Design breakout, start of the top module:
module breakout(
    input  clk,
    input  rst,
    input  rota,
    input  rotb,
    input  de,
    output red,
    output green,
    output blue,
    output hsync,
    output vsync
    );
clock: 10.9 ns
lec_check: 0
cap_margin: 20
core_aspect_ratio: 0.72
core_margin: 2
core_utilization: 17
cts_cluster_diameter: 40
cts_cluster_size: 24
place_density: 0.69
slew_margin: 20
run.sh (not shown) runs the stock make flow with config.mk's settings and CLKGATE_MAP_FILE=.
Then changed:
ABC_AREA = 1   (was unset)
CORE_ASPECT_RATIO = unset   (was 0.72)
CORE_UTILIZATION = 72   (was 17)
CTS_CLUSTER_DIAMETER = unset   (was 40)
CTS_CLUSTER_SIZE = unset   (was 24)
PLACE_DENSITY = unset   (was 0.69)
SETUP_SLACK_MARGIN = 2.08   (was unset)
clock period = 9.0 ns   (was 10.9 ns; I/O delays follow)
Effect: Design area goes up by a few percent; count of clock-buffer cells in the layout goes down by 3; synthesized cell count goes up by well over a third; total power goes up by a quarter to a third; area after synthesis goes up by roughly a tenth; die size goes down by well over a third; setup slack gets worse by 630 ps; routed wire length goes up by about a fifth; core utilization goes up by 58 points.
Then changed:
ABC_AREA = unset   (was 1)
CORE_UTILIZATION = 40   (was 72)
SETUP_SLACK_MARGIN = unset   (was 2.08)
clock period = 13.3 ns   (was 9.0 ns; I/O delays follow)
What happened: Cell count drops by 20%; non-clock buffer count went up by 5; wire length goes down by 13%; design area drops by 8.4%; die area increases by 58%.

---

Starting RTL as in the previous note.
==> flow/config.mk <==
export PLATFORM = sky130hd
export DESIGN_NAME = breakout
export DESIGN_NICKNAME = breakout
export VERILOG_FILES = /design/flow/design.v
export SDC_FILE = /design/flow/constraint.sdc
export NUM_CORES = 4
export LEC_CHECK = 0
export CAP_MARGIN = 35
export CELL_PAD_IN_SITES_DETAIL_PLACEMENT = 2
export CELL_PAD_IN_SITES_GLOBAL_PLACEMENT = 3
export CORE_ASPECT_RATIO = 0.89
export CORE_MARGIN = 3
export CORE_UTILIZATION = 18
export MIN_ROUTING_LAYER = met2
export PLACE_DENSITY_LB_ADDON = 0.26
export SLEW_MARGIN = 5
export TNS_END_PERCENT = 30
==> flow/constraint.sdc <==
create_clock -name core_clock -period 40.0 [get_ports {clk}]
set_input_delay 8.0000 -clock core_clock [delete_from_list [all_inputs] [get_ports {clk}]]
set_output_delay 8.0000 -clock core_clock [all_outputs]
set_load 0.01 [all_outputs]
The starting point finished clean.
Rerun with:
CAP_MARGIN = 20   (was 35)
CELL_PAD_IN_SITES_DETAIL_PLACEMENT = not set   (was 2)
CELL_PAD_IN_SITES_GLOBAL_PLACEMENT = not set   (was 3)
CORE_ASPECT_RATIO = not set   (was 0.89)
CORE_MARGIN = 2   (was 3)
CORE_UTILIZATION = 72   (was 18)
MIN_ROUTING_LAYER = not set   (was met2)
PLACE_DENSITY_LB_ADDON = not set   (was 0.26)
SLEW_MARGIN = 20   (was 5)
TNS_END_PERCENT = not set   (was 30)
clock period = 8.42 ns   (was 40.0 ns; I/O delays follow)
The changed run finished clean.
Global-route usage came out higher by 14 points.
Via count came out lower by about 27%.
Power came out higher to 4.4 times its value.
Die size came out lower by 75%.
Flip-flop count does not change.
Rerun with:
ABC_AREA = 1   (was not set)
CTS_CLUSTER_SIZE = 10   (was not set)
SETUP_SLACK_MARGIN = 1.78   (was not set)
clock period = 5.97 ns   (was 8.42 ns; I/O delays follow)
Worst setup slack improved by 0.070 ns. Core utilization grows by 0.68 points. Sequential cell count is unchanged. Cell count is higher by 39%. Final area rises by 14%. Via count goes up by 29%. Synthesized area rose by 13%. First-iteration DRC count grows by 5.4%.
Rerun with:
ABC_AREA = not set   (was 1)
CORE_UTILIZATION = 64   (was 72)
CTS_CLUSTER_SIZE = not set   (was 10)
SETUP_SLACK_MARGIN = not set   (was 1.78)
clock period = 13.3 ns   (was 5.97 ns; I/O delays follow)
Non-clock buffer count fell by 20.
Combinational power drops by 66%.
Wire length went down by 19%.
Rerun with:
CORE_UTILIZATION = 24   (was 64)
clock period = 57.6 ns   (was 13.3 ns; I/O delays follow)
Outcome:
- global-route usage is lower by 19 points
- setup slack gains 35 ns
- die size went up to 2.6 times its value
- sequential share of layout area goes down by 1.1 points
- total power decreases by 77%
Rerun with:
CAP_MARGIN = 30   (was 20)
CORE_UTILIZATION = 68   (was 24)
clock period = 22.6 ns   (was 57.6 ns; I/O delays follow)
Outcome: Combinational power rose to 2.6 times its value; core utilization grows by 48 points; clock power goes up by well over a third; via count rose slightly; power went up to 2.5 times its value; worst setup slack gets worse by 28 ns; clock skew barely changes; register-to-register slack loses 35 ns.

---

## build 35
breakout again, from the RTL that the note above started with.
make LEC_CHECK=0 ABC_AREA=1 CAP_MARGIN=0 CORE_ASPECT_RATIO=1.32 CORE_MARGIN=2 CORE_UTILIZATION=72 CTS_CLUSTER_SIZE=10 HOLD_SLACK_MARGIN=0.27 PLACE_DENSITY=0.36 SETUP_SLACK_MARGIN=2.08 SLEW_MARGIN=40 TNS_END_PERCENT=5 finish   # period 7.37 ns
### build 35 -> build 18
- swapping 72 for 68 in CORE_UTILIZATION
- swapping 2.08 for 1.95 in SETUP_SLACK_MARGIN
- swapping 40 for 20 in SLEW_MARGIN
- clearing CTS_CLUSTER_SIZE, which used to be 10
- clearing CORE_ASPECT_RATIO, which used to be 1.32
- clearing TNS_END_PERCENT, which used to be 5
- clearing PLACE_DENSITY, which used to be 0.36
- clearing HOLD_SLACK_MARGIN, which used to be 0.27
- swapping 0 for 20 in CAP_MARGIN
[summary]
On clock latency at the later pin of the worst-skew pair, build 18 and build 35 are basically level. Against build 35, build 18 reports a routing usage on met3 that is higher. Build 18 vs. build 35: power of the combinational group saw a decrease, number of nets in the synthesized netlist held steady, count of placed standard cells in the final layout, fillers left out did not really move, final critical-path required period rose 0.086 ns. Higher post-synthesis to final-layout area growth goes to build 35 over build 18. Taking build 35 as the reference, in build 18 total of cells resized after clock tree synthesis fell by 2; distinct cell type count after synthesis stayed essentially flat; design area fell by about 0.4%.
Edits applied to the flow inputs when going from build 18 to build 59:
- setting PLACE_DENSITY_LB_ADDON to 0.29 for the first time
- changing SETUP_SLACK_MARGIN from 1.95 to 2.08
- setting CTS_CLUSTER_SIZE to 10 for the first time
- changing CORE_UTILIZATION from 68 to 72
- setting HOLD_SLACK_MARGIN to 0.28 for the first time
- changing CAP_MARGIN from 20 to 40
## What came out
Comparing die width for build 59 and build 18, the bigger number came from build 18. Build 18 -> build 59: total chip power increased slightly. From build 18 to build 59 the numbers moved as follows: clock skew went down; instance count on the critical path went up; achievable frequency did not really move.

---

breakout again, from the RTL that the note above started with.
==> flow/config.mk <==
export PLATFORM = sky130hd
export DESIGN_NAME = breakout
export DESIGN_NICKNAME = breakout
export VERILOG_FILES = /design/flow/design.v
export SDC_FILE = /design/flow/constraint.sdc
export NUM_CORES = 4
export LEC_CHECK = 0
export ABC_AREA = 1
export CAP_MARGIN = 0
export CORE_ASPECT_RATIO = 0.68
export CORE_MARGIN = 2
export CORE_UTILIZATION = 72
export CTS_CLUSTER_DIAMETER = 99
export CTS_CLUSTER_SIZE = 92
export GPL_ROUTABILITY_DRIVEN = 1
export GPL_TIMING_DRIVEN = 1
export HOLD_SLACK_MARGIN = 0.29
export PLACE_DENSITY_LB_ADDON = 0.11
export SETUP_SLACK_MARGIN = 2.18
export SLEW_MARGIN = 40
==> flow/constraint.sdc <==
create_clock -name core_clock -period 7.37 [get_ports {clk}]
set_input_delay 1.4740 -clock core_clock [delete_from_list [all_inputs] [get_ports {clk}]]
set_output_delay 1.4740 -clock core_clock [all_outputs]
set_load 0.01 [all_outputs]
==> next run, changes <==
CAP_MARGIN = 20   (was 0)
CORE_ASPECT_RATIO = not set   (was 0.68)
CTS_CLUSTER_DIAMETER = not set   (was 99)
CTS_CLUSTER_SIZE = not set   (was 92)
GPL_ROUTABILITY_DRIVEN = not set   (was 1)
GPL_TIMING_DRIVEN = not set   (was 1)
HOLD_SLACK_MARGIN = not set   (was 0.29)
PLACE_DENSITY_LB_ADDON = 0.2   (was 0.11)
SETUP_SLACK_MARGIN = 1.95   (was 2.18)
SLEW_MARGIN = 20   (was 40)
Power went down by about 1.9%.
Non-clock buffer count fell by 10.
Hold slack hardly moves.
Final cell count went down by 0.48%.
Setup slack is worse by 0.12 ns.
Combinational power drops by about 9%.
First-iteration DRC count decreases by 35%.
Via count came out lower by about 2.8%.
Routed wire length falls by 6.2%.
Sequential cell count stays the same.
==> next run, changes <==
CTS_CLUSTER_DIAMETER = 90   (was not set)
PLACE_DENSITY_LB_ADDON = 0.01   (was 0.2)
Result: Final area is about the same. Area after synthesis stays the same. Hold slack hardly moves. Global-route usage rose by 0.11 points. Synthesized cell count stays the same. Fmax fell by 1.2%. Clock-buffer cell count stays the same. Critical path depth fell by 1. Final cell count hardly moves.
==> next run, changes <==
CORE_UTILIZATION = 70   (was 72)
CTS_CLUSTER_DIAMETER = not set   (was 90)
CTS_CLUSTER_SIZE = 16   (was not set)
PLACE_DENSITY_LB_ADDON = 0.15   (was 0.01)
Synthesized cell count does not change.
Clock power stays flat.
Power barely changes.
Area after synthesis stays the same.
Worst setup slack is better by 0.053 ns.
Count of clock-buffer cells in the layout does not change.
Utilization falls by 1.1 points.
Sequential share of layout area stays flat.
Die area rose by 2.8%.
Non-clock buffer count does not change.

---

Starting RTL as in the previous note.
clock: 7.37 ns
lec_check: 0
abc_area: 1
cap_margin: 20
core_margin: 2
core_utilization: 72
cts_cluster_diameter: 99
cts_cluster_size: 16
gpl_routability_driven: 1
gpl_timing_driven: 1
place_density_lb_addon: 0.19
setup_slack_margin: 1.98
slew_margin: 25
==> next run, changes <==
==> flow/config.mk (replaced) <==
export PLATFORM = sky130hd
export DESIGN_NAME = breakout
export DESIGN_NICKNAME = breakout
export VERILOG_FILES = /design/flow/design.v
export SDC_FILE = /design/flow/constraint.sdc
export NUM_CORES = 4
export LEC_CHECK = 0
export ABC_AREA = 1
export CAP_MARGIN = 20
export CORE_MARGIN = 2
export CORE_UTILIZATION = 66
export SETUP_SLACK_MARGIN = 1.95
export SLEW_MARGIN = 20
Maximum frequency increases by 0.71%.
Die size increases by 8.8%.
Routed wire length decreases by 1.7%.
Hold slack barely changes.
Count of clock-buffer cells in the layout increases by 2.
Global-route usage decreases by 3.9 points.
==> next run, changes <==
--- a/flow/config.mk
+++ b/flow/config.mk
@@ -6,8 +6,11 @@
 export NUM_CORES = 4
 export LEC_CHECK = 0
-export ABC_AREA = 1
+export ABC_AREA = 0
 export CAP_MARGIN = 20
 export CORE_MARGIN = 2
 export CORE_UTILIZATION = 66
-export SETUP_SLACK_MARGIN = 1.95
-export SLEW_MARGIN = 20
+export CTS_CLUSTER_DIAMETER = 99
+export GPL_ROUTABILITY_DRIVEN = 1
+export GPL_TIMING_DRIVEN = 1
+export SETUP_SLACK_MARGIN = 1.39
+export SLEW_MARGIN = 25
Result:
- clock power is lower by 3.2%
- first-iteration DRC count climbs by 8.0%
- non-clock buffer count came out higher by 5
- combinational power drops by 19%
- hold slack got worse by 12 ps
==> next run, changes <==
==> flow/config.mk (replaced) <==
export PLATFORM = sky130hd
export DESIGN_NAME = breakout
export DESIGN_NICKNAME = breakout
export VERILOG_FILES = /design/flow/design.v
export SDC_FILE = /design/flow/constraint.sdc
export NUM_CORES = 4
export LEC_CHECK = 0
export ABC_AREA = 1
export CAP_MARGIN = 20
export CORE_MARGIN = 2
export CORE_UTILIZATION = 70
export CTS_CLUSTER_SIZE = 97
export PLACE_DENSITY_LB_ADDON = 0.15
export SETUP_SLACK_MARGIN = 1.95
export SLEW_MARGIN = 20
Effect:
- The new run finished with timing, DRC and antenna clean
- wire length goes up by 15%
- register-to-register slack improves by 200 ps
- hold slack improves by 14 ps
- synthesized cell count goes up by 39%
No activity file was given, so power comes from the tool's default toggle rates.
